==> flow/design.v (excerpt) <==
module cordic(
    input signed [29:0] i_angle,
    input i_clk,
    input i_rst,
    input i_start,
    output signed [29:0] o_sin,
    output signed [29:0] o_cos,
    output o_done
);
Size in the first run: ~230 flip-flops, roughly 94 I/O pins, about 35000 µm² of cells after synthesis.
==> flow/config.mk <==
export PLATFORM = sky130hd
export DESIGN_NAME = cordic
export DESIGN_NICKNAME = cordic
export VERILOG_FILES = /design/flow/design.v
export SDC_FILE = /design/flow/constraint.sdc
export NUM_CORES = 4
export LEC_CHECK = 0
export CAP_MARGIN = 20
export CELL_PAD_IN_SITES_GLOBAL_PLACEMENT = 1
export CORE_ASPECT_RATIO = 0.78
export CORE_MARGIN = 7
export CORE_UTILIZATION = 43
export CTS_CLUSTER_DIAMETER = 225
export CTS_CLUSTER_SIZE = 88
export GPL_ROUTABILITY_DRIVEN = 0
export MAX_ROUTING_LAYER = met5
export MIN_ROUTING_LAYER = met2
export PLACE_DENSITY_LB_ADDON = 0.06
export SETUP_SLACK_MARGIN = 1.5
export SLEW_MARGIN = 20
export TNS_END_PERCENT = 30
==> flow/constraint.sdc <==
create_clock -name core_clock -period 9.76 [get_ports {i_clk}]
set_input_delay 1.9520 -clock core_clock [delete_from_list [all_inputs] [get_ports {i_clk}]]
set_output_delay 1.9520 -clock core_clock [all_outputs]
set_load 0.01 [all_outputs]
run.sh (not shown) runs the stock make flow with config.mk's settings and CLKGATE_MAP_FILE=.
The first run aborted during global routing (5_1_grt).
Then changed:
CELL_PAD_IN_SITES_GLOBAL_PLACEMENT = unset   (was 1)
CORE_ASPECT_RATIO = unset   (was 0.78)
CORE_MARGIN = 5   (was 7)
CORE_UTILIZATION = 40   (was 43)
CTS_CLUSTER_DIAMETER = unset   (was 225)
CTS_CLUSTER_SIZE = unset   (was 88)
GPL_ROUTABILITY_DRIVEN = unset   (was 0)
MAX_ROUTING_LAYER = unset   (was met5)
MIN_ROUTING_LAYER = unset   (was met2)
PLACE_DENSITY = 0.71   (was unset)
PLACE_DENSITY_LB_ADDON = unset   (was 0.06)
SETUP_SLACK_MARGIN = 0.45   (was 1.5)
TNS_END_PERCENT = unset   (was 30)
clock period = 11.0 ns   (was 9.76 ns; I/O delays follow)
Now the flow completed with no timing, DRC or antenna violations. Die area rose by 4.3%. Area after synthesis does not change. Synthesized cell count does not change.
Then changed:
ABC_AREA = 1   (was unset)
CORE_MARGIN = 2   (was 5)
CORE_UTILIZATION = 72   (was 40)
CTS_CLUSTER_DIAMETER = 366   (was unset)
CTS_CLUSTER_SIZE = 96   (was unset)
PLACE_DENSITY = unset   (was 0.71)
SETUP_SLACK_MARGIN = unset   (was 0.45)
clock period = 5.3 ns   (was 11.0 ns; I/O delays follow)
With this change the flow did not get past clock tree synthesis (4_1_cts) with DPL-0038.
Die size is lower by 41%.
Synthesized cell count rose by 45%.
Area after synthesis rose by 10%.
Then changed:
ABC_AREA = unset   (was 1)
CORE_UTILIZATION = 52   (was 72)
CTS_CLUSTER_DIAMETER = unset   (was 366)
CTS_CLUSTER_SIZE = 97   (was 96)
clock period = 7.28 ns   (was 5.3 ns; I/O delays follow)
Outcome: Now the flow ran to the end with violations: setup timing. Die size grows by 25%. Synthesized area is lower by about 9%. Synthesized cell count shrinks by about 30%.

---

Setup of fjord:
Starting RTL as in the previous note.
Settings: LEC_CHECK=0, CAP_MARGIN=20, CELL_PAD_IN_SITES_GLOBAL_PLACEMENT=1, CORE_ASPECT_RATIO=0.78, CORE_MARGIN=7, CORE_UTILIZATION=58, CTS_CLUSTER_DIAMETER=225, CTS_CLUSTER_SIZE=88, MAX_ROUTING_LAYER=met4, MIN_ROUTING_LAYER=met2, PLACE_DENSITY_LB_ADDON=0.06, SETUP_SLACK_MARGIN=1.5, SLEW_MARGIN=25, TNS_END_PERCENT=70; clock period 12.0 ns.
fjord never completed, since it errored out during global routing (5_1_grt).
Relative to fjord, the following input files were edited for tundra:
Settings: CELL_PAD_IN_SITES_GLOBAL_PLACEMENT no longer set, was 1; PLACE_DENSITY now 0.67, previously not set; PLACE_DENSITY_LB_ADDON no longer set, was 0.06; MIN_ROUTING_LAYER no longer set, was met2; CORE_ASPECT_RATIO no longer set, was 0.78; CAP_MARGIN now 35, was 20; SLEW_MARGIN now 20, was 25; SETUP_SLACK_MARGIN no longer set, was 1.5; CORE_MARGIN now 2, was 7; CTS_CLUSTER_SIZE no longer set, was 88; TNS_END_PERCENT no longer set, was 70; CORE_UTILIZATION now 70, was 58; CTS_CLUSTER_DIAMETER no longer set, was 225; the clock period (ns, I/O delays scaled along) now 7.1, was 12.0.
==> results <==
Count of different cell masters after synthesis: fjord vs tundra identical
tundra vs. fjord: number of resized instances in the post-cts repair step higher, area of the core lower, last weighted congestion value of the routability-driven placer lower.
Seen in the log of tundra: GRT-0116 during global routing (5_1_grt), after which the run never completed.
Relative to tundra, the following input files were edited for sierra:
Settings: swapping 35 for 20 in CAP_MARGIN; clearing MAX_ROUTING_LAYER, which used to be met4; swapping 70 for 40 in CORE_UTILIZATION; clearing PLACE_DENSITY, which used to be 0.67; swapping 7.1 for 11.0 in the clock period (ns, I/O delays scaled along).
Results
sierra went all the way through the flow, and no timing, DRC or antenna check failed.
The cell total in the yosys stat output was comparable across tundra and sierra.
From tundra to sierra the numbers moved as follows: die boundary width moved up, count of H-tree levels built during CTS rose 1, die area went up.
Changes in lagoon relative to sierra:
Settings: changing CORE_UTILIZATION from 40 to 58; changing the clock period (ns, I/O delays scaled along) from 11.0 to 5.77.
[summary]
- The flow ended early for lagoon: it failed with a tool error in global routing (5_1_grt).
- TritonCTS buffer count: lagoon < sierra
- Delta (lagoon minus sierra): post-CTS setup buffer count up 197, synthesized chip area reported by yosys flat, number of gates resized after cts up 609, placeable core area down about 30%.
- The higher weighted congestion reported at the end of routability-driven placement came out of lagoon.
- Relative to sierra, lagoon degrades placed wire-length estimate after detailed placement.
- [lagoon] overall die area fell 31% relative to sierra
- Gate count after technology mapping: sierra vs lagoon identical
- lagoon ended up with a higher fraction of the core area occupied by cells at floorplan than sierra did.
### lagoon -> amber
Settings: putting CTS_CLUSTER_DIAMETER at 366 where nothing was set; swapping 58 for 72 in CORE_UTILIZATION; putting CORE_ASPECT_RATIO at 1.44 where nothing was set; putting CTS_CLUSTER_SIZE at 96 where nothing was set; putting ABC_AREA at 1 where nothing was set; swapping 5.77 for 5.3 in the clock period (ns, I/O delays scaled along).
==> results <==
amber terminated abnormally: clock tree synthesis (4_1_cts) reported DPL-0038.
Chip area estimate from yosys synthesis grows by more than 10% when moving from lagoon to amber.
Die size ends up higher on lagoon.
Xor and xnor area share after synthesis delta for amber relative to lagoon: 4.8 points lower
Lower mean post-synth cell area among lagoon and amber: amber
The core region area in amber is 0.889 times that in lagoon.
